`flow/design.v`:
```
`timescale 1ns / 1ps
module ARM(
    input CLK,
    input RESET,
    input [31:0] InstrF,
    input [31:0] ReadData,
    output reg MemWriteM,
    output [31:0] PCF,
    output reg [31:0] ALUResultM,
    output [31:0] WriteData
    );
    reg [31:0] InstrD;
	reg[31:0] RD1E;
	wire [31:0] ResultW;
	wire [31:0] PC_Prev;
    wire WE3 ;
    wire [31:0] WD3 ;
    wire [31:0] R15 ;
    wire [31:0] RD1D ;
    wire [31:0] RD2D ;
    wire [1:0] ImmSrc ;
    wire [23:0] InstrImm ;
    wire [31:0] ExtImmD ;
    wire [3:0] Rd ;
    wire [1:0] Op ;
    wire [5:0] Funct ;
    wire MemtoRegD ;
    wire ALUSrcD ;
    wire [1:0] RegSrcD ;
    wire PCSD ;
    wire RegWD ;
    wire NoWriteD ;
    wire MemWD ;
    wire [1:0] FlagWD ;
    wire [3:0] CondD ;
    wire C_Flag ;
    wire [1:0] ShD ;
    reg [1:0] ShE;
    wire [4:0] Shamt5D ;
    wire [31:0] ShIn ;
    wire [31:0] ShOut ;
    wire [3:0] ALUControlD ;
    wire [3:0] ALUFlags ;
    wire WE_PC ;    
    wire [31:0] PC_IN ;
    reg PCSE;
    reg RegWE;
    reg MemWE;
    reg [1:0] FlagWE;
    reg NoWriteE;
    reg [3:0] ALUControlE;
    reg MemtoRegE;
    reg ALUSrcE;
    reg [3:0] CondE;
    reg [31:0] RD2E;
    reg [3:0] WA3E;
    reg [31:0] ExtImmE;
    reg [4:0] Shamt5E;
    wire RegWriteE;
    wire MemWriteE;
    wire FlushE;
    wire [31:0] SrcAE;
    wire [31:0] SrcBE;
    wire [1:0] ForwardAE;
    wire [1:0] ForwardBE;
    wire [31:0] WriteDataE;
    wire [31:0] ALUResultE;    
    wire PCSrcE;
    reg PCSrcM;
    reg RegWriteM;
    reg MemtoRegM;
    reg [3:0] WA3M;
    reg [31:0] WriteDataM;
    wire ForwardM;
    reg PCSrcW;
    reg RegWriteW;
    reg MemtoRegW;
    reg [31:0] ReadDataW;
    reg [31:0] ALUResultW;
    reg [3:0] WA3W;
    wire StallF;
    wire FlushD;
    wire StallD;
    reg [31:0] PCD;
    reg [31:0] PCE;
    wire [31:0] PCPlus4F;
    reg [31:0] PCPlus4D;
    reg [31:0] PCPlus4E;
    wire WE_PrALUResult;
    wire WE_PrPCSrc;
    wire BranchAcceptD = 1'b0;
    wire [3:0] RA1D;
    wire [3:0] RA2D;
    reg [3:0] RA1E;
    reg [3:0] RA2E;
    reg [3:0] RA2M;
    wire FlushD_H;
    wire FlushE_H;
    always @ (posedge CLK) begin
        if (RESET || FlushD) begin
            InstrD <= 1'b0;
            PCD <= 1'b0;
            PCPlus4D <= 1'b0;
        end
        else if (!StallD) begin
            InstrD <= InstrF;
            PCD <= PCF;
            PCPlus4D <= PCPlus4F;
        end
    end 
    always @ (posedge CLK) begin
        if (RESET || FlushE) begin
            PCSE <= 1'b0;
            RegWE <= 1'b0;
            MemWE <= 1'b0;
            FlagWE <= 1'b0;
            NoWriteE <= 1'b0;
            ALUControlE <= 1'b0;
            MemtoRegE <= 1'b0;
            ALUSrcE <= 1'b0;
            CondE <= 1'b0;
            ShE <= 1'b0;
            RD1E <= 1'b0;
            RD2E <= 1'b0;
            WA3E <= 1'b0;
            ExtImmE <= 1'b0;
            RA1E <= 1'b0;
            RA2E <= 1'b0;
            Shamt5E <= 1'b0;
            PCE <= 1'b0;
            PCPlus4E <= 1'b0;
        end
        else begin    
            ShE <= ShD;
            PCSE <= PCSD;
            RegWE <= RegWD;
            MemWE <= MemWD;
            FlagWE <= FlagWD;
            NoWriteE <= NoWriteD;
            ALUControlE <= ALUControlD;
            MemtoRegE <= MemtoRegD;
            ALUSrcE <= ALUSrcD;
            CondE <= CondD;
            RD1E <= RD1D;
            RD2E <= RD2D;
            WA3E <= InstrD[15:12];
            ExtImmE <= ExtImmD;
            RA1E <= RA1D;
            RA2E <= RA2D;
            Shamt5E <= Shamt5D;
            PCE <= PCD;
            PCPlus4E <= PCPlus4D;
        end
    end
    assign SrcAE = 
        ForwardAE == 2'b00 ? RD1E:
        ForwardAE == 2'b01 ? ResultW:
        ForwardAE == 2'b10 ? ALUResultM:
        1'b0;
    assign ShIn = 
        ForwardBE == 2'b00 ? RD2E:
        ForwardBE == 2'b01 ? ResultW:
        ForwardBE == 2'b10 ? ALUResultM:
        1'b0;
    assign WriteDataE = ShIn;    
    assign SrcBE = 
        ALUSrcE == 1'b0 ? ShOut: 
        ExtImmE;
    assign InstrImm = InstrD[23:0];
    assign Shamt5D = InstrD[11:7]; 
    assign ShD = InstrD[6:5];
    always @ (posedge CLK) begin
        if (RESET) begin
            RegWriteM <= 1'b0;
            MemWriteM <= 1'b0;
            MemtoRegM <= 1'b0;
        end
        else begin
            RegWriteM <= RegWriteE;
            MemWriteM <= MemWriteE;
            MemtoRegM <= MemtoRegE;
        end
        ALUResultM <= ALUResultE;
        WriteDataM <= WriteDataE;
        WA3M <= WA3E;
        RA2M <= RA2E;
    end
    always @ (posedge CLK) begin
        if (RESET) begin
            RegWriteW <= 1'b0;
            MemtoRegW <= 1'b0;
        end
        else begin
            RegWriteW <= RegWriteM;
            MemtoRegW <= MemtoRegM;
        end
        ReadDataW <= ReadData;
        ALUResultW <= ALUResultM;
        WA3W <= WA3M;
    end
    assign ResultW = (MemtoRegW == 1'b1) ? ReadDataW : ALUResultW;
    assign WE_PC = !StallF ;  
    RegFile RegFile1( 
                    CLK,
                    WE3,
                    RA1D,
                    RA2D,
                    WA3W,
                    WD3,
                    R15,
                    RD1D,
                    RD2D     
                );
    Extend Extend1(
                    ImmSrc,
                    InstrImm,
                    ExtImmD
                );
    Decoder Decoder1(
                    Rd,
                    Op,
                    Funct,
                    PCSD,
                    RegWD,
                    MemWD,
                    MemtoRegD,
                    ALUSrcD,
                    ImmSrc,
                    RegSrcD,
                    NoWriteD,
                    ALUControlD,
                    FlagWD
                );
    CondLogic CondLogic1(
                    CLK,
                    PCSE,
                    RegWE,
                    NoWriteE,
                    MemWE,
                    FlagWE,
                    CondE,
                    ALUFlags,
                    C_Flag,
                    PCSrcE,
                    RegWriteE,
                    MemWriteE,
                    RESET
                );
    Shifter Shifter1(
                    ShE,
                    Shamt5E,
                    ShIn,
                    ShOut
                );
    ALU ALU1(
                    SrcAE,
                    SrcBE,
                    ALUControlE,
                    C_Flag,
                    ALUResultE,
                    ALUFlags
                );           
    hazard_logic hazard_logic1(
                    RA1E,
                    RA2E,
                    RA1D,
                    RA2D,
                    WA3E,
                    MemtoRegE,
                    RegWriteE,
                    RegWriteM,
                    RegWriteW,
                    WA3M,
                    WA3W,
                    RA2M,
                    MemWriteM,
                    MemtoRegW,
                    PCSrcE,
                    MemtoRegD,
                    FlushD_H,
                    StallF,
                    StallD,
                    FlushE_H,
                    ForwardAE,
                    ForwardBE,
                    ForwardM
    );
    assign PCPlus4F = PCF + 3'b100;
    ProgramCounter ProgramCounter1(
                    CLK,
                    RESET,
                    WE_PC,    
                    PC_IN,
                    PCF  
                );                      
    assign CondD = InstrD[31:28];
    assign Op = InstrD[27:26];
    assign Funct = InstrD[25:20];
    assign Rd = InstrD[15:12];
    assign RA1D = RegSrcD[0] == 1'b0 ? InstrD[19:16] : 4'b1111;
    assign RA2D = RegSrcD[1] == 1'b0 ? InstrD[3:0] : InstrD[15:12];
    assign WD3 = ResultW;
    assign WE3 = RegWriteW;
    assign R15 = (BranchAcceptD) ? PCPlus4D + 3'b100 : PCPlus4F;
    assign WriteData = 
        ForwardM == 1'b0 ? WriteDataM :
        ResultW;   
    assign FlushD = FlushD_H;
    assign FlushE = FlushE_H;
    assign PC_IN = (!PCSrcE == 1'b0) ? ALUResultE : PCPlus4F ;
    assign PC_Prev = PC_IN;
endmodule
`timescale 1ns / 1ps
module RegFile(
    input         CLK,
    input         WE3,
    input  [3:0]  A1,
    input  [3:0]  A2,
    input  [3:0]  A3,
    input  [31:0] WD3,
    input  [31:0] R15,
    output [31:0] RD1,
    output [31:0] RD2
    );
    reg [31:0] RegBank [0:14];
    always @(posedge CLK) begin
        if (WE3 && A3 != 4'b1111)
            RegBank[A3] <= WD3;
    end
    assign RD1 = (A1 == 4'b1111) ? R15 :
                 (WE3 && A1 == A3) ? WD3 : RegBank[A1];
    assign RD2 = (A2 == 4'b1111) ? R15 :
                 (WE3 && A2 == A3) ? WD3 : RegBank[A2];
endmodule
`timescale 1ns / 1ps
module Extend(
    input      [1:0]  ImmSrc,
    input      [23:0] InstrImm,
    output reg [31:0] ExtImm
    );
    always @(*) begin
        case (ImmSrc)
            2'b00:   ExtImm = {24'b0, InstrImm[7:0]};                        
            2'b01:   ExtImm = {20'b0, InstrImm[11:0]};                       
            2'b10:   ExtImm = {{6{InstrImm[23]}}, InstrImm[23:0], 2'b00};    
            default: ExtImm = 32'h00000000;
        endcase
    end
endmodule
`timescale 1ns / 1ps
module Decoder(
    input  [3:0] Rd,
    input  [1:0] Op,
    input  [5:0] Funct,
    output PCS,
    output RegW,
    output MemW,
    output MemtoReg,
    output ALUSrc,
    output [1:0] ImmSrc,
    output [1:0] RegSrc,
    output reg NoWrite,
    output reg [3:0] ALUControl,
    output reg [1:0] FlagW
    );
    wire [1:0] ALUOp;
    wire Branch;
    wire RegW_internal;
    assign Branch = (Op == 2'b10);
    assign MemtoReg = (Op == 2'b01);
    assign MemW = (Op == 2'b01 && Funct[0] == 1'b0);
    assign ALUSrc = (Op == 2'b00 && Funct[5] == 1'b0) ? 1'b0 : 1'b1;
    assign ImmSrc = (Op == 2'b00) ? 2'b00 :
                    (Op == 2'b01) ? 2'b01 : 2'b10;
    assign RegW_internal = ((Op == 2'b01 && Funct[0] == 1'b0) || (Op == 2'b10)) ? 1'b0 : 1'b1;
    assign RegW = RegW_internal;
    assign RegSrc[0] = (Op == 2'b10);
    assign RegSrc[1] = (Op == 2'b01 && Funct[0] == 1'b0);
    assign ALUOp = (Op == 2'b00) ? 2'b01 :
                   (Op == 2'b01 && Funct[3] == 1'b1) ? 2'b10 :
                   (Op == 2'b01 && Funct[3] == 1'b0) ? 2'b11 :
                   2'b00;
    assign PCS = ((Rd == 4'b1111 && RegW_internal) || Branch) ? 1'b1 : 1'b0;
    always @(*) begin
        NoWrite = 1'b0;
        ALUControl = 4'b0100;
        FlagW = 2'b00;
        if (ALUOp[1]) begin
            if (ALUOp[0]) ALUControl = 4'b0010;    
            else          ALUControl = 4'b0100;    
        end
        else if (ALUOp[0]) begin
            case (Funct[4:1])
                4'b0000: begin ALUControl = 4'b0000; FlagW = Funct[0] ? 2'b10 : 2'b00; end  
                4'b0001: begin ALUControl = 4'b0001; FlagW = Funct[0] ? 2'b10 : 2'b00; end  
                4'b0010: begin ALUControl = 4'b0010; FlagW = Funct[0] ? 2'b11 : 2'b00; end  
                4'b0011: begin ALUControl = 4'b0011; FlagW = Funct[0] ? 2'b11 : 2'b00; end  
                4'b0100: begin ALUControl = 4'b0100; FlagW = Funct[0] ? 2'b11 : 2'b00; end  
                4'b0101: begin ALUControl = 4'b0101; FlagW = Funct[0] ? 2'b11 : 2'b00; end  
                4'b0110: begin ALUControl = 4'b0110; FlagW = Funct[0] ? 2'b11 : 2'b00; end  
                4'b0111: begin ALUControl = 4'b0111; FlagW = Funct[0] ? 2'b11 : 2'b00; end  
                4'b1000: begin ALUControl = 4'b0000; FlagW = 2'b10; NoWrite = 1'b1; end     
                4'b1001: begin ALUControl = 4'b0001; FlagW = 2'b10; NoWrite = 1'b1; end     
                4'b1010: begin ALUControl = 4'b0010; FlagW = 2'b11; NoWrite = 1'b1; end     
                4'b1011: begin ALUControl = 4'b0100; FlagW = 2'b11; NoWrite = 1'b1; end     
                4'b1100: begin ALUControl = 4'b1100; FlagW = Funct[0] ? 2'b10 : 2'b00; end  
                4'b1101: begin ALUControl = 4'b1101; FlagW = 2'b10; end                     
                4'b1110: begin ALUControl = 4'b1110; FlagW = Funct[0] ? 2'b10 : 2'b00; end  
                default: begin ALUControl = 4'b1111; FlagW = Funct[0] ? 2'b10 : 2'b00; end  
            endcase
        end
    end
endmodule
`timescale 1ns / 1ps
module CondLogic(
    input        CLK,
    input        PCS,
    input        RegW,
    input        NoWrite,
    input        MemW,
    input  [1:0] FlagW,
    input  [3:0] Cond,
    input  [3:0] ALUFlags,
    output       C_Flag,
    output       PCSrc,
    output       RegWrite,
    output       MemWrite,
    input        RESET
    );
    reg CondEx;
    reg N, Z, C, V;
    wire [1:0] FlagWrite;
    always @(*) begin
        case (Cond)
            4'b0000: CondEx = Z;
            4'b0001: CondEx = ~Z;
            4'b0010: CondEx = C;
            4'b0011: CondEx = ~C;
            4'b0100: CondEx = N;
            4'b0101: CondEx = ~N;
            4'b0110: CondEx = V;
            4'b0111: CondEx = ~V;
            4'b1000: CondEx = ~Z & C;
            4'b1001: CondEx = Z | ~C;
            4'b1010: CondEx = ~(N ^ V);
            4'b1011: CondEx = N ^ V;
            4'b1100: CondEx = ~Z & ~(N ^ V);
            4'b1101: CondEx = Z | (N ^ V);
            4'b1110: CondEx = 1'b1;
            default: CondEx = 1'b0;    
        endcase
    end
    assign FlagWrite = FlagW & {2{CondEx}};
    assign PCSrc = PCS & CondEx;
    assign RegWrite = RegW & CondEx & ~NoWrite;
    assign MemWrite = MemW & CondEx;
    assign C_Flag = C;
    always @(posedge CLK) begin
        if (RESET) begin
            N <= 1'b0;
            Z <= 1'b0;
            C <= 1'b0;
            V <= 1'b0;
        end
        else begin
            if (FlagWrite[1]) begin
                N <= ALUFlags[3];
                Z <= ALUFlags[2];
            end
            if (FlagWrite[0]) begin
                C <= ALUFlags[1];
                V <= ALUFlags[0];
            end
        end
    end
endmodule
`timescale 1ns / 1ps
module Shifter(
    input      [1:0]  Sh,
    input      [4:0]  Shamt5,
    input      [31:0] ShIn,
    output reg [31:0] ShOut
    );
    always @(*) begin
        case (Sh)
            2'b00:   ShOut = ShIn << Shamt5;
            2'b01:   ShOut = ShIn >> Shamt5;
            2'b10:   ShOut = $signed(ShIn) >>> Shamt5;
            default: ShOut = (ShIn >> Shamt5) | (ShIn << (6'd32 - {1'b0, Shamt5}));
        endcase
    end
endmodule
`timescale 1ns / 1ps
module ALU(
    input  [31:0] Src_A,
    input  [31:0] Src_B,
    input  [3:0]  ALUControl,
    input         C_Flag,
    output [31:0] ALUResult,
    output [3:0]  ALUFlags
    );
    reg  [32:0] Src_A_comp;
    reg  [32:0] Src_B_comp;
    reg  [32:0] C_0;
    reg  [31:0] ALUResult_i;
    reg         V;
    wire [32:0] S_wider;
    wire N, Z, C;
    assign S_wider = Src_A_comp + Src_B_comp + C_0;
    always @(*) begin
        C_0 = 33'd0;
        Src_A_comp = {1'b0, Src_A};
        Src_B_comp = {1'b0, Src_B};
        ALUResult_i = Src_B;
        V = 1'b0;
        case (ALUControl)
            4'b0000: ALUResult_i = Src_A & Src_B;
            4'b0001: ALUResult_i = Src_A ^ Src_B;
            4'b0010: begin
                C_0[0] = 1'b1;
                Src_B_comp = {1'b0, ~Src_B};
                ALUResult_i = S_wider[31:0];
                V = (Src_A[31] ^ Src_B[31]) & ~(Src_B[31] ^ S_wider[31]);
            end
            4'b0011: begin
                C_0[0] = 1'b1;
                Src_A_comp = {1'b0, ~Src_A};
                ALUResult_i = S_wider[31:0];
            end
            4'b0100: begin
                ALUResult_i = S_wider[31:0];
                V = ~(Src_A[31] ^ Src_B[31]) & (Src_B[31] ^ S_wider[31]);
            end
            4'b0101: begin
                C_0[0] = 1'b1;
                ALUResult_i = S_wider[31:0];
                V = ~(Src_A[31] ^ Src_B[31]) & (Src_B[31] ^ S_wider[31]);
            end
            4'b0110: begin
                C_0 = C_Flag ? {33{1'b1}} : 33'd0;
                Src_B_comp = {1'b0, ~Src_B};
                ALUResult_i = S_wider[31:0];
                V = ~(Src_A[31] ^ Src_B[31]) & (Src_B[31] ^ S_wider[31]);
            end
            4'b0111: begin
                C_0 = C_Flag ? {33{1'b1}} : 33'd0;
                Src_A_comp = {1'b0, ~Src_A};
                ALUResult_i = S_wider[31:0];
                V = ~(Src_A[31] ^ Src_B[31]) & (Src_B[31] ^ S_wider[31]);
            end
            4'b1100: ALUResult_i = Src_A | Src_B;
            4'b1101: ALUResult_i = Src_B;
            4'b1110: ALUResult_i = Src_A & ~Src_B;
            4'b1111: ALUResult_i = ~Src_B;
            default: ALUResult_i = Src_B;    
        endcase
    end
    assign N = ALUResult_i[31];
    assign Z = (ALUResult_i == 32'h00000000);
    assign C = S_wider[32];
    assign ALUResult = ALUResult_i;
    assign ALUFlags = {N, Z, C, V};
endmodule
`timescale 1ns / 1ps
module hazard_logic(
    input  [3:0] RA1E,
    input  [3:0] RA2E,
    input  [3:0] RA1D,
    input  [3:0] RA2D,
    input  [3:0] WA3E,
    input        MemtoRegE,
    input        RegWriteE,
    input        RegWriteM,
    input        RegWriteW,
    input  [3:0] WA3M,
    input  [3:0] WA3W,
    input  [3:0] RA2M,
    input        MemWriteM,
    input        MemtoRegW,
    input        PCSrcE,
    input        MemtoRegD,
    output       FlushD,
    output       StallF,
    output       StallD,
    output       FlushE,
    output [1:0] ForwardAE,
    output [1:0] ForwardBE,
    output       ForwardM
    );
    wire Match_1E_M = (RA1E == WA3M);
    wire Match_2E_M = (RA2E == WA3M);
    wire Match_1E_W = (RA1E == WA3W);
    wire Match_2E_W = (RA2E == WA3W);
    wire Match_12_D_E;
    wire ldrstall;
    assign ForwardAE = (Match_1E_M && RegWriteM) ? 2'b10 :
                       (Match_1E_W && RegWriteW) ? 2'b01 : 2'b00;
    assign ForwardBE = (Match_2E_M && RegWriteM) ? 2'b10 :
                       (Match_2E_W && RegWriteW) ? 2'b01 : 2'b00;
    assign ForwardM = (RA2M == WA3W) && MemWriteM && MemtoRegW && RegWriteW;
    assign Match_12_D_E = (RA1D == WA3E) || ((RA2D == WA3E) && !MemtoRegD);
    assign ldrstall = Match_12_D_E && MemtoRegE && RegWriteE;
    assign StallF = ldrstall;
    assign StallD = ldrstall;
    assign FlushE = ldrstall || PCSrcE;
    assign FlushD = PCSrcE;
endmodule
`timescale 1ns / 1ps
module ProgramCounter(
    input             CLK,
    input             RESET,
    input             WE_PC,
    input      [31:0] PC_IN,
    output reg [31:0] PC
    );
    always @(posedge CLK) begin
        if (RESET)
            PC <= 32'h00000000;
        else if (WE_PC)
            PC <= PC_IN;
    end
endmodule
```
`flow/run.sh`:
```
#!/bin/bash
# the make line also repeats each setting of config.mk as NAME=value (left out here)
make -C /OpenROAD-flow-scripts/flow DESIGN_CONFIG=/design/flow/config.mk WORK_HOME=/design/flow/orfs CLKGATE_MAP_FILE= finish
```
`flow/config.mk`:
```
export PLATFORM = sky130hd
export DESIGN_NAME = ARM
export DESIGN_NICKNAME = ARM
export VERILOG_FILES = /design/flow/design.v
export SDC_FILE = /design/flow/constraint.sdc
export NUM_CORES = 4
export LEC_CHECK = 0
export CAP_MARGIN = 20
export CORE_MARGIN = 2
export CORE_UTILIZATION = 34
export SLEW_MARGIN = 20
```
`flow/constraint.sdc`:
```
create_clock -name core_clock -period 8.84 [get_ports {CLK}]
set_input_delay 1.7680 -clock core_clock [delete_from_list [all_inputs] [get_ports {CLK}]]
set_output_delay 1.7680 -clock core_clock [all_outputs]
set_load 0.01 [all_outputs]
```
==> results of run 1 <==
## metrics by stage
stage / power (mW) / cell area [um2] / hold slack, ps / cells / utilization [%]
after global routing: 12.92 / 54780 / 393.2 / 7055 / 40.34
after detailed placement: 8.481 / 51620 / 392.9 / 6883 / 38.01
after floorplan: 6.544 / 46670 / 373.2 / 5020 / -
after CTS: 12.48 / 54770 / 384.3 / 7054 / 40.33
final: 12.61 / 54810 / 385.0 / 7066 / 40.36
after global placement: 8.474 / 51600 / 378.3 / 6882 / 38.00
## routing by layer
metal	part of all wire, %	track usage [%]	routed length, um
met1	38	39.88	86920
met4	8.3	22.95	18970
met5	0.0048	0	11
met3	9.9	5.719	22450
met2	44	47.66	99520
## repair_timing
item | 4_1_cts | 5_1_grt
endpoints found under the setup margin | 0 | 1
gates resized | 0 | 1
setup buffers | 0 | 0
## final cells by class
class	count	area share, %
diodes	11	0.05023
clock buffers	119	4.456
clock inverters	52	1.288
inverters	130	0.8904
multi-input cells	3666	42.94
flip-flops and latches	825	38.91
well taps	1781	4.066
repair buffers	482	7.401
==> summary.txt, run 1 <==
impl run done, here's what came out: status=timing/DRC/antenna clean, number of nets at floorplan=5184, core area=roughly 0.14 mm2, Synth Instances=5020, number of enable flip-flop cells=approximately 480, reg2reg setup slack=350 ps, Synth Seq Share=45.68%, simple-gate share of the synthesized area=16.37%, Mux area share=under 10%, most frequent cells after synthesis=nand2_1 (860), edfxtp_1 (480), nor2_1 (353), dfxtp_1 (345), a21oi_1 (325), CTS tree=built, # IOs=163, RePlAce Congestion=1.095, clock slew at reported path FFs=~60 ps, Cell Type Count=109, first-pass GRT wire length=317800 um, Avg WL per Cell=about 32 um, max-cap violation count=0, register area=around 0.021 mm2, post-synth top area share=30.88%, cts hold-fix bufs=0, number of max-slew violations in the final report=0, worst min path class=reg -> reg, Worst Hold End=WA3M[2], Post-Route WL=227900 um, ys flop type=edfxtp_1, Comb power frac=30.1%, area leader, netlist=edfxtp_1, DRT Pass-1 Iters=8, Worst Tran Pin Value=about 1300 ps, yosys warning tally=8, Die Size=0.1402 mm2, reg2reg start=WA3W[2], yosys stat chip area=~0.047 mm2, Final Hold Viols=0, Die X=374.5 um, Comb gate area=approximately 0.024 mm2, Via density=between 6 and 7, Comb. pwr=3.79 mW, Num CTS Buffers=roughly 91, initial antenna violation count=12, Final Setup Violations=0, top power group=sequential cells, Min-Delay Startpoint=WA3E[2], RSZ-0062 raised after global routing=false, Avg Inst Size Synth=9.297 um2, std cell rows=135, final worst setup slack=345.5 ps, Post-synth ARST share=0%, IO buf count=162, Worst VDD drop=0.1898 mV, Pre-Place Util=between 30% and 40%, Cell area leaders=edfxtp_1 (31%), dfxtp_1 (15%), nand2_1 (6.9%), Sw Ratio=between 30% and 40%, worst r2r path cells=28, H-tree Lvls=3, r2r endpoint=CondLogic1.Z, Initial DRC Count=5821, Placement Setup Slack=523.7 ps, xor+xnor area frac=3.070%, Max Freq=117.7 MHz, CTS Buffer Depth=3, Worst Setup SP=WA3W[2], Top delay family on crit path=simple AND/OR/NAND/NOR gates, Adders+Majority by Area=3.158%, via count=44700, Tool Warnings=35, worst-path maximum fanout=21, Final HPWL DP=157700 um, max incr delay on CP=about 570 ps, critical path capture point type=flip-flop, Top logic family=AND-OR/OR-AND gates, Buf/Inv on CP=4, Worst Path Required=9490 ps, critical path depth in cells=28, vias in the first global route=41950, ys cells=5020, cycle use final=~96%, Critical Path End=CondLogic1.Z, Clock group=4.04 mW, Area growth syn-to-layout=17.43%, mapped cell area=0.04667 mm2, Yosys top cell by instances=nand2_1, post-route clock skew=approximately 39 ps, Post-route DRC=0, Sequential Power Share=37.9%, clock share of power=32.1%, Slew headroom=14.39%, fillers=~13000, Worst path slowest cell=nor3_2, clock latency at the later pin of the worst-skew pair=roughly 730 ps, critical path data arrival time=9150 ps, startpoint types=flip-flop, CP Class=reg -> reg, die height=about 370 um, Crit path top cell by count=a21oi_1, P_leak=19.40 nW, Hold Path Depth=0, cell-internal power=8.034 mW, gr usage total=31.33%, Post-DRT Antenna Nets=0, Fin Setup TNS=0 ps, flops out of synthesis=825, GRT overflow=0, pin count of the biggest net entering global routing=133, Tmin final=about 8500 ps, root buf cell=clkbuf_16, switching power=roughly 4.6 mW, power density over the cells=230.0 mW/mm2, layout net count=5360, AO/OA Area Share=21.02%, Seq power=4.78 mW, clk sink count=825
==> run 2: changes to the inputs <==
Settings changed: CAP_MARGIN 20 to 35, CELL_PAD_IN_SITES_DETAIL_PLACEMENT set to 1, CELL_PAD_IN_SITES_GLOBAL_PLACEMENT set to 3, CORE_ASPECT_RATIO set to 0.66, CORE_MARGIN 2 to 3, CORE_UTILIZATION 34 to 40, CTS_CLUSTER_DIAMETER set to 189, CTS_CLUSTER_SIZE set to 29, GPL_ROUTABILITY_DRIVEN set to 1, MIN_ROUTING_LAYER set to met2, PLACE_DENSITY_LB_ADDON set to 0.08, SETUP_SLACK_MARGIN set to 1.82, TNS_END_PERCENT set to 30.
Clock period 8.84 ns to 9.0 ns, I/O delays scaled along.
==> summary.txt, run 2 <==
yosys + openroad results -> RePlAce Congestion=1.272 (+16%), flops out of synthesis=825 (unchanged), Die X=426.5 um (+14%), # IOs=163 (unchanged), cts hold-fix bufs=0 (unchanged), yosys stat chip area=0.04667 mm2 (unchanged), Synth Seq Share=45.68% (unchanged), GRT overflow=562, root buf cell=clkbuf_16, area leader, netlist=edfxtp_1, die height=283.5 um (-24%), core area=0.1154 mm2 (-15%), CTS Buffer Depth=3 (unchanged), Halt Stage=global routing, simple-gate share of the synthesized area=16.37% (unchanged), number of enable flip-flop cells=480 (unchanged), mapped cell area=0.04667 mm2 (unchanged), post-synth top area share=30.88% (unchanged), status=aborted with a tool error, Die Size=0.1209 mm2 (-14%), ys cells=5020 (unchanged), Pre-Place Util=40.45% (+6.1 points), Synth Instances=5020 (unchanged), Num CTS Buffers=34 (-63%), ys flop type=edfxtp_1, number of nets at floorplan=5184 (unchanged), Cell area leaders=edfxtp_1 (31%), dfxtp_1 (15%), nand2_1 (6.9%), Final HPWL DP=184300 um (+17%), Top logic family=AND-OR/OR-AND gates, Cell Type Count=109 (unchanged), Avg Inst Size Synth=9.297 um2 (unchanged), xor+xnor area frac=3.070% (unchanged), error msg=[ERROR GRT-0116] Global routing finished with congestion. Check the congestion regions in the DRC Viewer., IO buf count=162 (unchanged), Adders+Majority by Area=3.158% (unchanged), std cell rows=101 (-25%), H-tree Lvls=2 (-1), clk sink count=825 (unchanged), AO/OA Area Share=21.02% (unchanged), Yosys top cell by instances=nand2_1, yosys warning tally=8 (unchanged), Mux area share=6.075% (unchanged), gr usage total=76.60%, Post-synth ARST share=0% (unchanged), most frequent cells after synthesis=nand2_1 (860), edfxtp_1 (480), nor2_1 (353), dfxtp_1 (345), a21oi_1 (325)
==> run 2: what timing repair did <==
item                                    CTS
endpoints found under the setup margin   52
cloned                                   11
pin swaps                               100
gates resized                           313
buffers inserted                        110
==> run 2: stage by stage <==
| stage | total power, mW | util (%) | worst slack, ps | std cells | instance area [um2] |
|---|---|---|---|---|---|
| after floorplan | 6.431 | - | 1837 | 5020 | 46710 |
| after CTS | 10.94 | 47.80 | 1784 | 6849 | 55150 |
| after global placement | 8.508 | 44.54 | 512.4 | 6646 | 51390 |
| after detailed placement | 8.550 | 44.72 | 398.6 | 6671 | 51600 |
==> run 2: routing by layer <==
metal  overflow  GRT usage [%]
met5         83          70.16
met4         12          52.32
met1          -              -
met2          9          78.00
met3        458          90.59
==> run 3: changes to the inputs <==
Settings changed: ABC_AREA set to 0, CELL_PAD_IN_SITES_DETAIL_PLACEMENT 1 to 0, CELL_PAD_IN_SITES_GLOBAL_PLACEMENT 3 to 1, CORE_ASPECT_RATIO 0.66 to 1.46, CORE_MARGIN 3 to 2, CORE_UTILIZATION 40 to 72, CTS_CLUSTER_DIAMETER 189 to 367, CTS_CLUSTER_SIZE 29 to 26, GPL_TIMING_DRIVEN set to 1, HOLD_SLACK_MARGIN set to 0.06, MIN_ROUTING_LAYER met2 to met1, PLACE_DENSITY_LB_ADDON 0.08 to 0.22, SETUP_SLACK_MARGIN 1.82 to 3.26, SLEW_MARGIN 20 to 30, TNS_END_PERCENT 30 to 50.
Clock period 9.0 ns to 14.9 ns, I/O delays scaled along.
==> summary.txt, run 3 <==
yosys + openroad results -> status=aborted with a tool error, Halt Stage=global placement without I/O, error msg=[ERROR FLW-0024] Place density exceeds 1.0 (current PLACE_DENSITY_LB_ADDON =  0.22). Please check if the value of  PLACE_DENSITY_LB_ADDON is between 0 and 0.99., ys cells=5020 (unchanged), Top logic family=AND-OR/OR-AND gates, post-synth top area share=30.88% (unchanged), Cell area leaders=edfxtp_1 (31%), dfxtp_1 (15%), nand2_1 (6.9%), number of nets at floorplan=5184 (unchanged), Die Size=0.06691 mm2 (-45%), Synth Seq Share=45.68% (unchanged), mapped cell area=0.04667 mm2 (unchanged), Mux area share=6.075% (unchanged), simple-gate share of the synthesized area=16.37% (unchanged), flops out of synthesis=825 (unchanged), ys flop type=edfxtp_1, core area=0.06404 mm2 (-44%), Post-synth ARST share=0% (unchanged), Cell Type Count=109 (unchanged), AO/OA Area Share=21.02% (unchanged), Yosys top cell by instances=nand2_1, Pre-Place Util=72.88% (+32 points), Adders+Majority by Area=3.158% (unchanged), most frequent cells after synthesis=nand2_1 (860), edfxtp_1 (480), nor2_1 (353), dfxtp_1 (345), a21oi_1 (325), area leader, netlist=edfxtp_1, die height=311.6 um (+9.9%), Synth Instances=5020 (unchanged), Avg Inst Size Synth=9.297 um2 (unchanged), std cell rows=112 (+11%), yosys stat chip area=0.04667 mm2 (unchanged), Die X=214.7 um (-50%), number of enable flip-flop cells=480 (unchanged), yosys warning tally=8 (unchanged), xor+xnor area frac=3.070% (unchanged)
==> run 4: changes to the inputs <==
Settings changed: CAP_MARGIN 35 to 20, CELL_PAD_IN_SITES_DETAIL_PLACEMENT 0 to unset, CELL_PAD_IN_SITES_GLOBAL_PLACEMENT 1 to 2, CORE_ASPECT_RATIO 1.46 to unset, CORE_UTILIZATION 72 to 36, CTS_CLUSTER_DIAMETER 367 to unset, CTS_CLUSTER_SIZE 26 to unset, GPL_ROUTABILITY_DRIVEN 1 to unset, GPL_TIMING_DRIVEN 1 to unset, HOLD_SLACK_MARGIN 0.06 to unset, MAX_ROUTING_LAYER set to met5, MIN_ROUTING_LAYER met1 to met2, PLACE_DENSITY_LB_ADDON 0.22 to 0.06, SETUP_SLACK_MARGIN 3.26 to 0.14, SLEW_MARGIN 30 to 20, TNS_END_PERCENT 50 to 55.
Clock period 14.9 ns to 12.3 ns, I/O delays scaled along.
==> summary.txt, run 4 <==
impl run done, here's what came out: Worst Path Required=13000 ps, Tool Warnings=36, Critical Path End=ProgramCounter1.PC[21], ys cells=5020 (unchanged), Worst Hold End=WA3M[1], Post-CTS Repair Setup Buffers=0, GRT overflow=0, Slew headroom=~6.4%, Sequential Power Share=37.6%, switching power=3.703 mW, Area growth syn-to-layout=15.58%, power density over the cells=173.0 mW/mm2, Cell Type Count=109 (unchanged), Comb gate area=0.02359 mm2, Avg Inst Size Synth=9.297 um2 (unchanged), post-synth top area share=30.88% (unchanged), Top delay family on crit path=AND-OR/OR-AND gates, Adders+Majority by Area=3.158% (unchanged), vias in the first global route=around 63000, P_leak=18.78 nW, Tmin final=~11000 ps, RSZ-0062 raised after global routing=false, Post-route DRC=0, r2r endpoint=ProgramCounter1.PC[21], startpoint types=flip-flop, flops out of synthesis=825 (unchanged), Pre-Place Util=36.14% (-37 points), worst-path maximum fanout=20, cts hold-fix bufs=0, H-tree Lvls=3, clk sink count=825, Synth Seq Share=45.68% (unchanged), cycle use final=89.79%, first-pass GRT wire length=approximately 350000 um, # IOs=~160, worst r2r path cells=29, die height=364.1 um (+17%), Final Hold Viols=0, AO/OA Area Share=21.02% (unchanged), RePlAce Congestion=between 1 and 1.5, Synth Instances=5020 (unchanged), CTS Buffer Depth=3, yosys warning tally=8 (unchanged), max incr delay on CP=between 900 and 1000 ps, layout net count=5226, Comb power frac=30.6%, simple-gate share of the synthesized area=16.37% (unchanged), root buf cell=clkbuf_16, gr usage total=57.21%, yosys stat chip area=0.04667 mm2 (unchanged), xor+xnor area frac=3.070% (unchanged), Die X=364.1 um (+70%), number of enable flip-flop cells=480 (unchanged), Via density=about 8.6, reg2reg setup slack=1260 ps, Mux area share=6.075% (unchanged), ys flop type=edfxtp_1, Non-Filler Instances=6952, Top logic family=AND-OR/OR-AND gates, Yosys top cell by instances=nand2_1, Fin Setup TNS=0 ps, pin count of the biggest net entering global routing=132, clock latency at the later pin of the worst-skew pair=830 ps, Clock group=2.97 mW, Initial DRC Count=roughly 17000, Final Setup Violations=0, initial antenna violation count=4, area leader, netlist=edfxtp_1, placed insts=6702, mapped cell area=0.04667 mm2 (unchanged), status=timing/DRC/antenna clean, number of max-slew violations in the final report=0, Num CTS Buffers=between 90 and 100, final instance area=0.05394 mm2, Post-Route WL=about 260000 um, via count=59940, placed cell areas=0.05056 mm2, Min-Delay Startpoint=WA3E[1], cell-internal power=5.629 mW, CP Class=reg -> reg, clock share of power=31.8%, Seq power=3.51 mW, IO buf count=about 160, Hold Path Depth=0, reg2reg start=MemtoRegW, most frequent cells after synthesis=nand2_1 (860), edfxtp_1 (480), nor2_1 (353), dfxtp_1 (345), a21oi_1 (325), worst min path class=reg -> reg, Sw Ratio=39.68%, critical path capture point type=flip-flop, register area=0.02132 mm2, max-cap violation count=0, post-route clock skew=106.6 ps, Worst path slowest cell=mux2i_1, Worst Tran Pin Value=1403 ps, DRT Pass-1 Iters=22, std cell rows=132 (+18%), core area=0.1292 mm2 (+100%), Post-DRT Antenna Nets=0, critical path depth in cells=29, Buf/Inv on CP=5, CTS tree=built, Worst VDD drop=0.1070 mV, critical path data arrival time=11750 ps, Cell area leaders=edfxtp_1 (31%), dfxtp_1 (15%), nand2_1 (6.9%), Final HPWL DP=175300 um, fillers=12800, Avg WL per Cell=37.50 um, Worst Setup SP=MemtoRegW, Max Freq=90.54 MHz, number of nets at floorplan=5184 (unchanged), hold_ws=between 300 and 400 ps, Comb. pwr=2.86 mW, post-CTS sizing=0, Post-synth ARST share=0% (unchanged), clock slew at reported path FFs=60 ps, Die Size=0.1325 mm2 (+98%), top power group=sequential cells
## run 4: cell type report
cell class	count	area share [%]
clock inverter	43	0.9185
timing repair buffer	342	5.609
sequential	825	39.53
antenna	71	0.3294
inverter	130	0.9046
multi-input combinational	3666	43.73
tap	1742	4.041
clock buffer	133	4.931
## run 4: per-stage QoR
stage | utilization [%] | worst slack (ps) | power, mW
floorplan | - | 4543 | 4.703
global placement | 39.12 | 2098 | 6.068
finish | 41.77 | 1256 | 9.332
CTS | 41.59 | 2078 | 8.915
global route | 41.68 | 991.5 | 9.387
detailed placement | 39.15 | 2069 | 6.058
## run 4: metal layers
metal  routed length, um  vias to the layer above  global-route usage (%)
met5                6067                        -                   43.72
li1                    -                    18780                       -
met4               40510                      167                   27.35
met3              104100                     3191                   70.45
met2              110000                    18860                   62.27
met1                   0                    18950                       -
==> run 5: changes to the inputs <==
Settings changed: ABC_AREA 0 to 1, CELL_PAD_IN_SITES_GLOBAL_PLACEMENT 2 to unset, CORE_UTILIZATION 36 to 69, MAX_ROUTING_LAYER met5 to unset, MIN_ROUTING_LAYER met2 to unset, PLACE_DENSITY set to 0.37, PLACE_DENSITY_LB_ADDON 0.06 to unset, SETUP_SLACK_MARGIN 0.14 to unset, TNS_END_PERCENT 55 to unset.
Clock period 12.3 ns to 6.94 ns, I/O delays scaled along.
==> summary.txt, run 5 <==
impl run done, here's what came out: max incr delay on CP=450 ps (-510 ps), met1 global-route usage=66.94% (+67 points), fillers=4439 (-65%), Post-route DRC=0 (unchanged), simple-gate share of the synthesized area=22.32% (+6.0 points), top power group=sequential cells, Yosys top cell by instances=nand2_1, DRT Pass-1 Iters=14 (-36%), ys cells=5664 (+13%), r2r endpoint=CondLogic1.Z, Mux area share=0.1225% (-6.0 points), CTS tree=built, # IOs=163 (unchanged), Final Util=78.45% (+37 points), RSZ-0062 raised after global routing=false, Post-DRT Antenna Nets=0 (unchanged), Top delay family on crit path=simple AND/OR/NAND/NOR gates, cycle use final=96.46% (+6.7 points), reg2reg setup slack=250 ps (-1010 ps), Worst Tran Pin Value=1238 ps (-164.4 ps), Worst path slowest cell=fa_1, Tmin final=6694 ps (-4350 ps), Top Usage Layer GRT=met2, pin count of the biggest net entering global routing=188 (+42%), Sw Ratio=36.56% (-3.1 points), RePlAce Congestion=1.175 (-1.8%), CTS Buffer Depth=3 (unchanged), most frequent cells after synthesis=nand2_1 (877), o21ai_0 (697), nor2_1 (621), nand3_1 (526), edfxtp_1 (480), std cell rows=94 (-29%), yosys warning tally=8 (unchanged), Via density=7.181 (-17%), vias in the first global route=43140 (-31%), M2 GR Usage=74.15% (+12 points), Worst Hold End=WA3W[1], Non-Filler Instances=6640 (-4.5%), placed insts=6476 (-3.4%), Crit path top cell by count=nand2_1, AO/OA Area Share=18.73% (-2.3 points), core area=0.06586 mm2 (-49%), Worst Path Required=7540 ps (-5460 ps), worst-path maximum fanout=9 (-55%), xor+xnor area frac=2.320% (-0.75 points), final worst setup slack=245.7 ps (-1010 ps), Avg Inst Size Synth=8.114 um2 (-13%), Placement Setup Slack=262.7 ps (-1806 ps), Pre-Place Util=69.78% (+34 points), P_leak=20.27 nW (+7.9%), H-tree Lvls=3 (unchanged), Comb power frac=29.5% (-1.1 points), first-pass GRT wire length=269700 um (-23%), power density over the cells=296.4 mW/mm2 (+71%), Die X=262.1 um (-28%), critical path depth in cells=40 (+38%), Seq power=6.05 mW (+72%), ys flop type=edfxtp_1, Buf/Inv on CP=4 (-1), placed cell areas=0.04872 mm2 (-3.6%), Cell area leaders=edfxtp_1 (31%), dfxtp_1 (15%), o21ai_0 (7.6%), mapped cell area=0.04596 mm2 (-1.5%), Synth Seq Share=46.39% (+0.71 points), number of max-slew violations in the final report=0 (unchanged), Sequential Power Share=39.5% (+1.9 points), CP Class=reg -> reg, critical path capture point type=flip-flop, Worst Setup SP=WA3W[0], Critical Path End=CondLogic1.Z, Synth Instances=5664 (+13%), clock slew at reported path FFs=80 ps (+20 ps), Post-synth ARST share=0% (unchanged), clock latency at the later pin of the worst-skew pair=670 ps (-160 ps), Min-Delay Startpoint=WA3M[1], Tool Warnings=43 (+19%), root buf cell=clkbuf_16, layout net count=5867 (+12%), startpoint types=flip-flop, Comb. pwr=4.53 mW (+58%), clock share of power=30.9% (-0.9 points), post-route clock skew=29.49 ps (-77.13 ps), Clock group=4.74 mW (+60%), met3 Resource Use GR=24.92% (-46 points), area leader, netlist=edfxtp_1, yosys stat chip area=0.04596 mm2 (-1.5%), Max Freq=149.4 MHz (+65%), Fin Setup TNS=0 ps (unchanged), final instance area=0.05167 mm2 (-4.2%), Initial DRC Count=10750 (-36%), Die Size=0.06869 mm2 (-48%), Final Power=15.32 mW (+64%), Top logic family=simple AND/OR/NAND/NOR gates, Hold Path Depth=0 (unchanged), cell-internal power=9.718 mW (+73%), Num CTS Buffers=84 (-13%), cts hold-fix bufs=0 (unchanged), Area growth syn-to-layout=12.43%, worst min path class=reg -> reg, Final HPWL DP=123100 um (-30%), post-synth top area share=31.36% (+0.48 points), Cell Type Count=65 (-40%), initial antenna violation count=10 (+6), Final Hold Viols=0 (unchanged), GRT overflow=0 (unchanged), critical path data arrival time=7300 ps (-4450 ps), Adders+Majority by Area=3.207% (+0.049 points), Worst VDD drop=0.3043 mV (+180%), gr usage total=53.17% (-4.0 points), Avg WL per Cell=28.21 um (-25%), number of nets at floorplan=5828 (+12%), status=timing/DRC/antenna clean, worst r2r path cells=40 (+38%), IO buf count=162 (unchanged), max-cap violation count=0 (unchanged), switching power=5.600 mW (+51%), Post-Route WL=187300 um (-28%), number of enable flip-flop cells=480 (unchanged), Final Setup Violations=0 (unchanged), via count=47680 (-20%), Slew headroom=17.45% (+11 points), die height=262.1 um (-28%), flops out of synthesis=825 (unchanged), clk sink count=825 (unchanged), reg2reg start=WA3W[0], hold_ws=375.9 ps (-17.45 ps)
-- run 5: cell type report --
cell class / count / area [um2] / share of cell area (%)
diodes: 4 / 10.01 / 0.01937
clock buffers: 106 / 2245 / 4.344
clock inverters: 49 / 600.6 / 1.162
well taps: 864 / 1081 / 2.092
repair buffers: 334 / 3033 / 5.870
multi-input cells: 4028 / 21750 / 42.09
flip-flops and latches: 825 / 21330 / 41.28
inverters: 430 / 1625 / 3.145
-- run 5: layer usage --
metal / share of wire, % / routed length [um]
met5: 0.052 / 97
met4: 8.3 / 15510
met3: 20 / 37960
met2: 40 / 74320
met1: 32 / 59450
-- run 5: timing repair --
item                                    CTS  global route
resized                                   0            17
endpoints found under the setup margin    0            13
buffers inserted                          0             5
==> run 6: changes to the inputs <==
Settings changed: CORE_UTILIZATION 69 to 62, PLACE_DENSITY 0.37 to unset.
Clock period 6.94 ns to 5.25 ns, I/O delays scaled along.
==> summary.txt, run 6 <==
impl run done, here's what came out: status=complete, but fails checks, Failed Checks=setup timing, reg2reg start=MemtoRegW, xor+xnor area frac=2.320% (unchanged), Mux area share=0.1225% (unchanged), Post-Route WL=204800 um (+9.3%), ys flop type=edfxtp_1, # IOs=163 (unchanged), CTS tree=built, AO/OA Area Share=18.73% (unchanged), Synth Seq Share=46.39% (unchanged), Final HPWL DP=138900 um (+13%), RSZ-0062 raised after global routing=true, Die Size=0.07632 mm2 (+11%), GRT overflow=0 (unchanged), fillers=4665 (+5.1%), Num CTS Buffers=84 (unchanged), first-pass GRT wire length=296700 um (+10%), Min-Delay Startpoint=RA2E[1], top power group=combinational logic, cycle use final=114.9% (+18 points), most frequent cells after synthesis=nand2_1 (877), o21ai_0 (697), nor2_1 (621), nand3_1 (526), edfxtp_1 (480), Final Setup Violations=57 (+57), H-tree Lvls=3 (unchanged), Adders+Majority by Area=3.207% (unchanged), flops out of synthesis=825 (unchanged), final worst setup slack=-784.0 ps (-1030 ps), Sequential Power Share=35.4% (-4.1 points), Cell Type Count=65 (unchanged), clock latency at the later pin of the worst-skew pair=680 ps (about the same), Buf/Inv on CP=6 (+2), Worst Setup SP=MemtoRegW, number of nets at floorplan=5828 (unchanged), Area growth syn-to-layout=29.09%, DRT Pass-1 Iters=9 (-5), RePlAce Congestion=1.115 (-5.1%), Slew headroom=27.57% (+10 points), clk sink count=825 (unchanged), Worst Path Required=5870 ps (-1670 ps), startpoint types=flip-flop, yosys warning tally=8 (unchanged), Avg WL per Cell=27.68 um (-1.9%), Crit path top cell by count=nand2_2, die height=276.3 um (+5.4%), Initial DRC Count=9931 (-7.6%), CTS Buffer Depth=3 (unchanged), Critical Path End=CondLogic1.Z, post-route clock skew=31.10 ps (+1.609 ps), switching power=8.198 mW (+46%), mapped cell area=0.04596 mm2 (unchanged), Worst Hold End=RA2M[1], Placement Setup Slack=-909.3 ps (-1172 ps), cts hold-fix bufs=0 (unchanged), clock slew at reported path FFs=70 ps (about the same), Sw Ratio=36.98% (+0.43 points), Post-DRT Antenna Nets=0 (unchanged), area leader, netlist=edfxtp_1, yosys stat chip area=0.04596 mm2 (unchanged), post-synth top area share=31.36% (unchanged), Final Hold Viols=0 (unchanged), Clock group=5.89 mW (+24%), critical path depth in cells=43 (+7.5%), worst-path maximum fanout=7 (-2), Die X=276.3 um (+5.4%), Worst Tran Pin Value=1086 ps (-151.7 ps), clock share of power=26.6% (-4.3 points), Yosys top cell by instances=nand2_1, layout net count=6524 (+11%), Via density=6.818 (-5.1%), reg2reg setup slack=-780 ps (-1030 ps), initial antenna violation count=10 (unchanged), worst r2r path cells=43 (+7.5%), via count=50430 (+5.8%), hold_ws=432.4 ps (+56.50 ps), Post-route DRC=0 (unchanged), worst min path class=reg -> reg, gr usage total=51.85% (-1.3 points), Max Freq=165.7 MHz (+11%), Comb. pwr=8.42 mW (+86%), core area=0.07321 mm2 (+11%), Avg Inst Size Synth=8.114 um2 (unchanged), ys cells=5664 (unchanged), max-cap violation count=0 (unchanged), Seq power=7.85 mW (+30%), Comb power frac=38.0% (+8.5 points), number of max-slew violations in the final report=0 (unchanged), vias in the first global route=47340 (+9.7%), IO buf count=162 (unchanged), std cell rows=99 (+5.3%), Tool Warnings=45 (+4.7%), critical path data arrival time=6650 ps (-650 ps), max incr delay on CP=530 ps (+80 ps), Worst path slowest cell=fa_1, power density over the cells=373.7 mW/mm2 (+26%), Top logic family=simple AND/OR/NAND/NOR gates, Tmin final=6034 ps (-660.3 ps), Cell area leaders=edfxtp_1 (31%), dfxtp_1 (15%), o21ai_0 (7.6%), CP Class=reg -> reg, simple-gate share of the synthesized area=22.32% (unchanged), P_leak=24.02 nW (+18%), root buf cell=clkbuf_16, Worst VDD drop=0.4330 mV (+42%), r2r endpoint=CondLogic1.Z, Synth Instances=5664 (unchanged), Hold Path Depth=0 (unchanged), pin count of the biggest net entering global routing=162 (-14%), critical path capture point type=flip-flop, Post-synth ARST share=0% (unchanged), number of enable flip-flop cells=480 (unchanged), Pre-Place Util=62.78% (-7.0 points), Top delay family on crit path=simple AND/OR/NAND/NOR gates, cell-internal power=13.97 mW (+44%)
## run 6: cell type report
class	instances	area (um2)	share of cell area [%]
clock inverter	40	365.4	0.6158
antenna	5	12.51	0.02109
clock buffer	118	2322	3.914
sequential	825	21340	35.97
tap	959	1200	2.023
multi-input combinational	4028	23900	40.29
inverter	430	1645	2.773
timing repair buffer	991	8539	14.39
## run 6: metrics by stage
step / total power, mW / instances / utilization [%] / TNS [ps] / area [um2]
2_1_floorplan: 11.14 / 5664 / - / 0 / 46230
3_3_place_gp: 14.97 / 7142 / 73.29 / -21630 / 53650
3_5_place_dp: 15.07 / 7142 / 73.29 / -26850 / 53650
4_1_cts: 21.35 / 7370 / 80.00 / -10560 / 58560
5_1_grt: 22.60 / 7391 / 81.02 / -37420 / 59310
6_report: 22.17 / 7396 / 81.04 / -23840 / 59330
## run 6: per-layer routing
| layer | vias to the layer above | track usage, % | wire, um |
|---|---|---|---|
| met2 | 4922 | 73.79 | 82510 |
| met1 | 23050 | 64.82 | 66830 |
| li1 | 21170 | - | - |
| met5 | - | 0.4378 | 157 |
| met4 | 14 | 33.78 | 18170 |
| met3 | 1269 | 21.48 | 37090 |
## run 6: repair_timing
action                     CTS  global route
resized                    396           131
setup endpoints to repair   55            59
setup buffers               77            21
pin swaps                  105            86
cloned                       3             0
==> run 7: changes to the inputs <==
Settings changed: ABC_AREA 1 to unset, CORE_UTILIZATION 62 to 58, CTS_CLUSTER_DIAMETER set to 29, CTS_CLUSTER_SIZE set to 54, PLACE_DENSITY set to 0.67, SETUP_SLACK_MARGIN set to 1.31.
Clock period 5.25 ns to 4.99 ns, I/O delays scaled along.
==> summary.txt, run 7 <==
yosys + openroad results -> Cell Type Count=109 (+68%), ys flop type=edfxtp_1, number of nets at floorplan=5184 (-11%), flops out of synthesis=825 (unchanged), core area=0.08016 mm2 (+9.5%), mapped cell area=0.04667 mm2 (+1.5%), H-tree Lvls=4 (+1), clk sink count=825 (unchanged), error msg=[ERROR GRT-0232] Routing congestion too high. Check the congestion heatmap in the GUI., Final HPWL DP=167400 um (+21%), simple-gate share of the synthesized area=16.37% (-6.0 points), RePlAce Congestion=1.133 (+1.7%), CTS Buffer Depth=3 (unchanged), ys cells=5020 (-11%), die height=287.7 um (+4.1%), Synth Instances=5020 (-11%), Num CTS Buffers=159 (+89%), Post-synth ARST share=0% (unchanged), Pre-Place Util=58.22% (-4.6 points), # IOs=163 (unchanged), Synth Seq Share=45.68% (-0.71 points), status=aborted with a tool error, area leader, netlist=edfxtp_1, Die X=287.7 um (+4.1%), yosys stat chip area=0.04667 mm2 (+1.5%), post-synth top area share=30.88% (-0.48 points), Die Size=0.08275 mm2 (+8.4%), Adders+Majority by Area=3.158% (-0.049 points), root buf cell=clkbuf_16, std cell rows=104 (+5.1%), placed insts=6844 (-4.2%), GRT overflow=5, Top logic family=AND-OR/OR-AND gates, Yosys top cell by instances=nand2_1, gr usage total=81.20%, Cell area leaders=edfxtp_1 (31%), dfxtp_1 (15%), nand2_1 (6.9%), Avg Inst Size Synth=9.297 um2 (+15%), Mux area share=6.075% (+6.0 points), most frequent cells after synthesis=nand2_1 (860), edfxtp_1 (480), nor2_1 (353), dfxtp_1 (345), a21oi_1 (325), Halt Stage=global routing, yosys warning tally=8 (unchanged), number of enable flip-flop cells=480 (unchanged), xor+xnor area frac=3.070% (+0.75 points), AO/OA Area Share=21.02% (+2.3 points), cts hold-fix bufs=0 (unchanged), IO buf count=162 (unchanged), Placement Setup Slack=-2300 ps (-1391 ps)
-- run 7: what timing repair did --
item / CTS
buffers inserted: 61
gates cloned: 4
resized: 360
setup endpoints to repair: 213
pin swaps: 80
-- run 7: per-stage QoR --
stage	TNS (ps)	instance area, um2	hold WS, ps
after floorplan	-42160	47350	373.2
after global placement	-95640	56750	383.0
after detailed placement	-99100	56750	391.7
after CTS	-85050	64560	418.3
-- run 7: layer usage --
layer | overflow | GRT usage [%]
met5 | 0 | 51.10
met4 | 2 | 77.12
met3 | 0 | 71.79
met2 | 3 | 92.41
met1 | 0 | 82.02
==> run 8: changes to the inputs <==
Settings changed: ABC_AREA set to 1, CELL_PAD_IN_SITES_DETAIL_PLACEMENT set to 2, CORE_MARGIN 2 to 7, CORE_UTILIZATION 58 to 40, CTS_CLUSTER_DIAMETER 29 to unset, CTS_CLUSTER_SIZE 54 to 38, MIN_ROUTING_LAYER set to met2, PLACE_DENSITY 0.67 to unset, SETUP_SLACK_MARGIN 1.31 to 1.51.
Clock period 4.99 ns to 7.03 ns, I/O delays scaled along.
==> summary.txt, run 8 <==
yosys + openroad results -> number of enable flip-flop cells=480 (unchanged), Synth Seq Share=46.39% (+0.71 points), most frequent cells after synthesis=nand2_1 (877), o21ai_0 (697), nor2_1 (621), nand3_1 (526), edfxtp_1 (480), Die Size=0.1246 mm2 (+51%), AO/OA Area Share=18.73% (-2.3 points), area leader, netlist=edfxtp_1, GRT overflow=1378, xor+xnor area frac=2.320% (-0.75 points), clk sink count=825 (unchanged), Synth Instances=5664 (+13%), status=aborted with a tool error, mapped cell area=0.04596 mm2 (-1.5%), IO buf count=162 (unchanged), yosys stat chip area=0.04596 mm2 (-1.5%), root buf cell=clkbuf_16, Mux area share=0.1225% (-6.0 points), std cell rows=124 (+19%), Die X=353.0 um (+23%), H-tree Lvls=3 (-1), RePlAce Congestion=1.097 (-3.2%), gr usage total=87.84%, flops out of synthesis=825 (unchanged), Halt Stage=global routing, # IOs=163 (unchanged), Final HPWL DP=209100 um (+25%), yosys warning tally=8 (unchanged), cts hold-fix bufs=0 (unchanged), Post-synth ARST share=0% (unchanged), die height=353.0 um (+23%), Yosys top cell by instances=nand2_1, number of nets at floorplan=5828 (+12%), simple-gate share of the synthesized area=22.32% (+6.0 points), Adders+Majority by Area=3.207% (+0.049 points), Top logic family=simple AND/OR/NAND/NOR gates, Cell Type Count=65 (-40%), ys flop type=edfxtp_1, post-synth top area share=31.36% (+0.48 points), Pre-Place Util=40.25% (-18 points), error msg=[ERROR GRT-0116] Global routing finished with congestion. Check the congestion regions in the DRC Viewer., Cell area leaders=edfxtp_1 (31%), dfxtp_1 (15%), o21ai_0 (7.6%), core area=0.1142 mm2 (+42%), Avg Inst Size Synth=8.114 um2 (-13%), placed cell areas=0.05155 mm2 (-9.2%), Num CTS Buffers=95 (-40%), CTS Buffer Depth=3 (unchanged), ys cells=5664 (+13%)
run 8: stage by stage:
| stage | instances | setup slack, ps | util [%] | power [mW] | hold WS (ps) |
|---|---|---|---|---|---|
| 4_1_cts | 7638 | 667.4 | 50.57 | 17.30 | 382.8 |
| 3_5_place_dp | 7360 | -192.0 | 45.15 | 11.41 | 386.5 |
| 2_1_floorplan | 5664 | 1522 | - | 8.279 | 351.3 |
| 3_3_place_gp | 7360 | 268.1 | 45.14 | 11.17 | 370.2 |
run 8: what timing repair did:
item	CTS
cloned	6
gates resized	505
setup buffers	96
endpoints found under the setup margin	85
pin swaps	137
run 8: per-layer routing:
metal | GRT overflow | global-route usage, %
met3 | 735 | 95.25
met5 | 173 | 80.93
met4 | 258 | 74.76
met1 | - | -
met2 | 212 | 89.33
==> run 9: changes to the inputs <==
Settings changed: ABC_AREA 1 to unset, CELL_PAD_IN_SITES_DETAIL_PLACEMENT 2 to unset, CORE_MARGIN 7 to 2, CORE_UTILIZATION 40 to 70, CTS_CLUSTER_SIZE 38 to 36, MIN_ROUTING_LAYER met2 to unset, SETUP_SLACK_MARGIN 1.51 to unset, TNS_END_PERCENT set to 85.
Clock period 7.03 ns to 6.24 ns, I/O delays scaled along.
==> summary.txt, run 9 <==
yosys + openroad results -> # IOs=163 (unchanged), H-tree Lvls=3 (unchanged), most frequent cells after synthesis=nand2_1 (860), edfxtp_1 (480), nor2_1 (353), dfxtp_1 (345), a21oi_1 (325), xor+xnor area frac=3.070% (+0.75 points), root buf cell=clkbuf_16, number of enable flip-flop cells=480 (unchanged), Mux area share=6.075% (+6.0 points), mapped cell area=0.04667 mm2 (+1.5%), placed cell areas=0.05504 mm2 (+6.8%), Die Size=0.06875 mm2 (-45%), Num CTS Buffers=83 (-13%), post-synth top area share=30.88% (-0.48 points), Avg Inst Size Synth=9.297 um2 (+15%), ys cells=5020 (-11%), IO buf count=162 (unchanged), error msg=[ERROR GRT-0116] Global routing finished with congestion. Check the congestion regions in the DRC Viewer., flops out of synthesis=825 (unchanged), Cell area leaders=edfxtp_1 (31%), dfxtp_1 (15%), nand2_1 (6.9%), Cell Type Count=109 (+68%), Pre-Place Util=70.86% (+31 points), area leader, netlist=edfxtp_1, RePlAce Congestion=1.292 (+18%), core area=0.06586 mm2 (-42%), Synth Seq Share=45.68% (-0.71 points), GRT overflow=202, Die X=262.2 um (-26%), Yosys top cell by instances=nand2_1, status=aborted with a tool error, yosys stat chip area=0.04667 mm2 (+1.5%), yosys warning tally=8 (unchanged), number of nets at floorplan=5184 (-11%), gr usage total=83.36%, cts hold-fix bufs=0 (unchanged), Post-synth ARST share=0% (unchanged), die height=262.2 um (-26%), Halt Stage=global routing, clk sink count=825 (unchanged), Synth Instances=5020 (-11%), Final HPWL DP=149700 um (-28%), simple-gate share of the synthesized area=16.37% (-6.0 points), ys flop type=edfxtp_1, Adders+Majority by Area=3.158% (-0.049 points), std cell rows=94 (-24%), CTS Buffer Depth=3 (unchanged), Top logic family=AND-OR/OR-AND gates, AO/OA Area Share=21.02% (+2.3 points)
run 9: layer usage:
metal	overflow	track usage, %
met2	93	94.61
met1	1	84.41
met5	1	41.72
met3	6	72.65
met4	101	83.25
run 9: timing repair:
action | 4_1_cts
gates cloned | 5
pin swaps | 112
setup buffers | 59
endpoints found under the setup margin | 50
gates resized | 243
run 9: metrics by stage:
stage	hold slack, ps	setup TNS (ps)	instances	util (%)	worst slack [ps]
2_1_floorplan	373.2	-448.2	5020	-	-167.8
3_3_place_gp	368.0	-15790	6492	83.57	-772.3
3_5_place_dp	383.8	-24700	6492	83.57	-1050
4_1_cts	415.3	-14180	6705	90.30	-769.5
==> run 10: changes to the inputs <==
Settings changed: ABC_AREA set to 1, CELL_PAD_IN_SITES_DETAIL_PLACEMENT set to 2, CORE_MARGIN 2 to 7, CORE_UTILIZATION 70 to 40, CTS_CLUSTER_SIZE 36 to 38, GPL_ROUTABILITY_DRIVEN set to 0, MIN_ROUTING_LAYER set to met2, TNS_END_PERCENT 85 to unset.
Clock period 6.24 ns to 9.19 ns, I/O delays scaled along.
==> summary.txt, run 10 <==
yosys + openroad results -> status=aborted with a tool error, Halt Stage=global routing, error msg=[ERROR GRT-0116] Global routing finished with congestion. Check the congestion regions in the DRC Viewer., xor+xnor area frac=2.320% (-0.75 points), placed insts=7082 (+9.1%), number of enable flip-flop cells=480 (unchanged), number of nets at floorplan=5828 (+12%), area leader, netlist=edfxtp_1, simple-gate share of the synthesized area=22.32% (+6.0 points), ys flop type=edfxtp_1, Top logic family=simple AND/OR/NAND/NOR gates, root buf cell=clkbuf_16, Yosys top cell by instances=nand2_1, post-synth top area share=31.36% (+0.48 points), Pre-Place Util=40.25% (-31 points), flops out of synthesis=825 (unchanged), AO/OA Area Share=18.73% (-2.3 points), H-tree Lvls=3 (unchanged), Die X=353.0 um (+35%), Synth Instances=5664 (+13%), Placement Setup Slack=97.13 ps (+1147 ps), ys cells=5664 (+13%), std cell rows=124 (+32%), # IOs=163 (unchanged), placed cell areas=0.04918 mm2 (-11%), yosys warning tally=8 (unchanged), CTS Buffer Depth=3 (unchanged), Num CTS Buffers=94 (+13%), die height=353.0 um (+35%), most frequent cells after synthesis=nand2_1 (877), o21ai_0 (697), nor2_1 (621), nand3_1 (526), edfxtp_1 (480), Avg Inst Size Synth=8.114 um2 (-13%), Mux area share=0.1225% (-6.0 points), mapped cell area=0.04596 mm2 (-1.5%), Synth Seq Share=46.39% (+0.71 points), Cell Type Count=65 (-40%), gr usage total=89.42%, Adders+Majority by Area=3.207% (+0.049 points), clk sink count=825 (unchanged), GRT overflow=2744, Post-CTS Repair Setup Buffers=0 (-100%), yosys stat chip area=0.04596 mm2 (-1.5%), Final HPWL DP=212100 um (+42%), Die Size=0.1246 mm2 (+81%), core area=0.1142 mm2 (+73%), Post-synth ARST share=0% (unchanged), IO buf count=162 (unchanged), Cell area leaders=edfxtp_1 (31%), dfxtp_1 (15%), o21ai_0 (7.6%), cts hold-fix bufs=0 (unchanged)
## run 10: routing by layer
layer / overflow / track usage, %
met1: - / -
met2: 843 / 89.46
met3: 1091 / 94.18
met4: 615 / 83.31
met5: 195 / 83.04
## run 10: what timing repair did
item	CTS
endpoints found under the setup margin	9
resized	7
gates cloned	0
pin swaps	0
==> run 11: changes to the inputs <==
Settings changed: ABC_AREA 1 to unset, CAP_MARGIN 20 to 35, CELL_PAD_IN_SITES_DETAIL_PLACEMENT 2 to unset, CELL_PAD_IN_SITES_GLOBAL_PLACEMENT set to 2, CORE_MARGIN 7 to 2, CORE_UTILIZATION 40 to 21, CTS_CLUSTER_DIAMETER set to 293, CTS_CLUSTER_SIZE 38 to unset, MIN_ROUTING_LAYER met2 to unset, PLACE_DENSITY set to 0.84, SETUP_SLACK_MARGIN set to 0.6, TNS_END_PERCENT set to 10.
Clock period 9.19 ns to 8.26 ns, I/O delays scaled along.
==> summary.txt, run 11 <==
impl run done, here's what came out: Synth Seq Share=45.68% (-0.71 points), max incr delay on CP=940 ps, reg2reg setup slack=640 ps, Post-route DRC=0, pin count of the biggest net entering global routing=between 100 and 150, critical path capture point type=flip-flop, Fin Setup TNS=0 ps, cycle use final=92.21%, critical path data arrival time=8260 ps, Critical Path End=ProgramCounter1.PC[31], Seq power=5.13 mW, Buf/Inv on CP=1, simple-gate share of the synthesized area=16.37% (-6.0 points), H-tree Lvls=3 (unchanged), Top logic family=AND-OR/OR-AND gates, Initial DRC Count=6300, Final HPWL DP=156200 um (-26%), r2r endpoint=ProgramCounter1.PC[31], Top delay family on crit path=AND-OR/OR-AND gates, Tool Warnings=37, DRT Pass-1 Iters=7, cell-internal power=a little under 9 mW, worst r2r path cells=27, clock slew at reported path FFs=60 ps, clock latency at the later pin of the worst-skew pair=750 ps, gr usage total=19.19%, Crit path top cell by count=o211ai_1, Yosys top cell by instances=nand2_1, worst min path class=reg -> reg, number of max-slew violations in the final report=0, Final Hold Viols=0, Post-DRT Antenna Nets=0, ys flop type=edfxtp_1, ys cells=5020 (-11%), Max Freq=131.3 MHz, Cell area leaders=edfxtp_1 (31%), dfxtp_1 (15%), nand2_1 (6.9%), Comb. pwr=4.17 mW, Synth Instances=5020 (-11%), Slew headroom=25.62%, via count=around 45000, Post-Route WL=226500 um, cts hold-fix bufs=0 (unchanged), Final Util=about 26%, Clock group=roughly 4.3 mW, fillers=about 24000, Sw Ratio=36.32%, critical path depth in cells=27, core area=0.2217 mm2 (+94%), first-pass GRT wire length=315000 um, Worst Hold End=WA3W[0], worst-path maximum fanout=10, Adders+Majority by Area=3.158% (-0.049 points), initial antenna violation count=14, Num CTS Buffers=93 (-1.1%), Area growth syn-to-layout=22.20%, Worst Path Required=8900 ps, CTS Buffer Depth=3 (unchanged), power density over the cells=238.2 mW/mm2, Worst Setup SP=RA2E[1], CTS tree=built, vias in the first global route=41920, mapped cell area=0.04667 mm2 (+1.5%), Via density=5.410, post-synth top area share=30.88% (-0.48 points), Mux area share=6.075% (+6.0 points), flops out of synthesis=825 (unchanged), Avg Inst Size Synth=9.297 um2 (+15%), switching power=just under 5 mW, post-route clock skew=65.17 ps, Worst VDD drop=between 0.15 and 0.2 mV, number of nets at floorplan=5184 (-11%), Worst Tran Pin Value=1109 ps, Sequential Power Share=37.8%, yosys warning tally=8 (unchanged), clock share of power=between 30% and 40%, IO buf count=162 (unchanged), startpoint types=flip-flop, most frequent cells after synthesis=nand2_1 (860), edfxtp_1 (480), nor2_1 (353), dfxtp_1 (345), a21oi_1 (325), CP Class=reg -> reg, GRT overflow=0, max-cap violation count=0, number of enable flip-flop cells=480 (unchanged), xor+xnor area frac=3.070% (+0.75 points), Comb power frac=30.7%, Cell Type Count=109 (+68%), Post-synth ARST share=0% (unchanged), Worst path slowest cell=o31ai_2, layout net count=5392, Min-Delay Startpoint=WA3M[0], std cell rows=173 (+40%), AO/OA Area Share=21.02% (+2.3 points), top power group=sequential cells, P_leak=between 15 and 20 nW, Tmin final=~7600 ps, Die Size=0.2260 mm2 (+81%), clk sink count=825 (unchanged), root buf cell=clkbuf_16, yosys stat chip area=0.04667 mm2 (+1.5%), Final Setup Violations=0, # IOs=163 (unchanged), Avg WL per Cell=27.35 um, reg2reg start=RA2E[1], area leader, netlist=edfxtp_1, status=timing/DRC/antenna clean, Pre-Place Util=21.06% (-19 points), Hold Path Depth=0, Die X=475.4 um (+35%), RSZ-0062 raised after global routing=true, die height=475.4 um (+35%)
==> run 11: layer usage <==
layer | global-route usage [%] | wire length [um] | up-vias | part of all wire, %
met4 | 11.51 | 16590 | 8 | 7.3
met5 | 0 | 49 | - | 0.022
met1 | 23.84 | 84030 | 21870 | 37
met2 | 29.75 | 99730 | 3072 | 44
met3 | 5.062 | 26120 | 711 | 12
li1 | - | - | 19160 | -
==> run 11: cell type report <==
type                       count  area [um2]  area share (%)
antenna                        5       12.51         0.02194
clock buffer                 125        2624           4.601
clock inverter                45       526.8          0.9237
inverter                     130       510.5          0.8951
multi-input combinational   3668       23960           42.01
sequential                   825       21330           37.39
tap                         2975        3722           6.527
timing repair buffer         510        4349           7.626
==> run 11: stage by stage <==
stage / area [um2] / std cells / hold slack (ps) / setup slack [ps] / power (mW)
2_1_floorplan: 46670 / 5020 / 373.2 / 623.8 / 7.004
3_3_place_gp: 52980 / 8053 / 380.2 / 345.5 / 9.035
3_5_place_dp: 53110 / 8069 / 387.4 / 511.3 / 9.071
4_1_cts: 56330 / 8241 / 352.7 / 576.4 / 13.34
5_1_grt: 57020 / 8278 / 367.4 / 517.2 / 13.94
6_report: 57030 / 8283 / 368.0 / 643.2 / 13.59
==> run 11: repair_timing <==
action	CTS	global route
pin swaps	2	24
setup buffers	1	29
gates resized	12	101
endpoints found under the setup margin	4	25
gates cloned	1	1
Power and IR drop assume default switching activity.
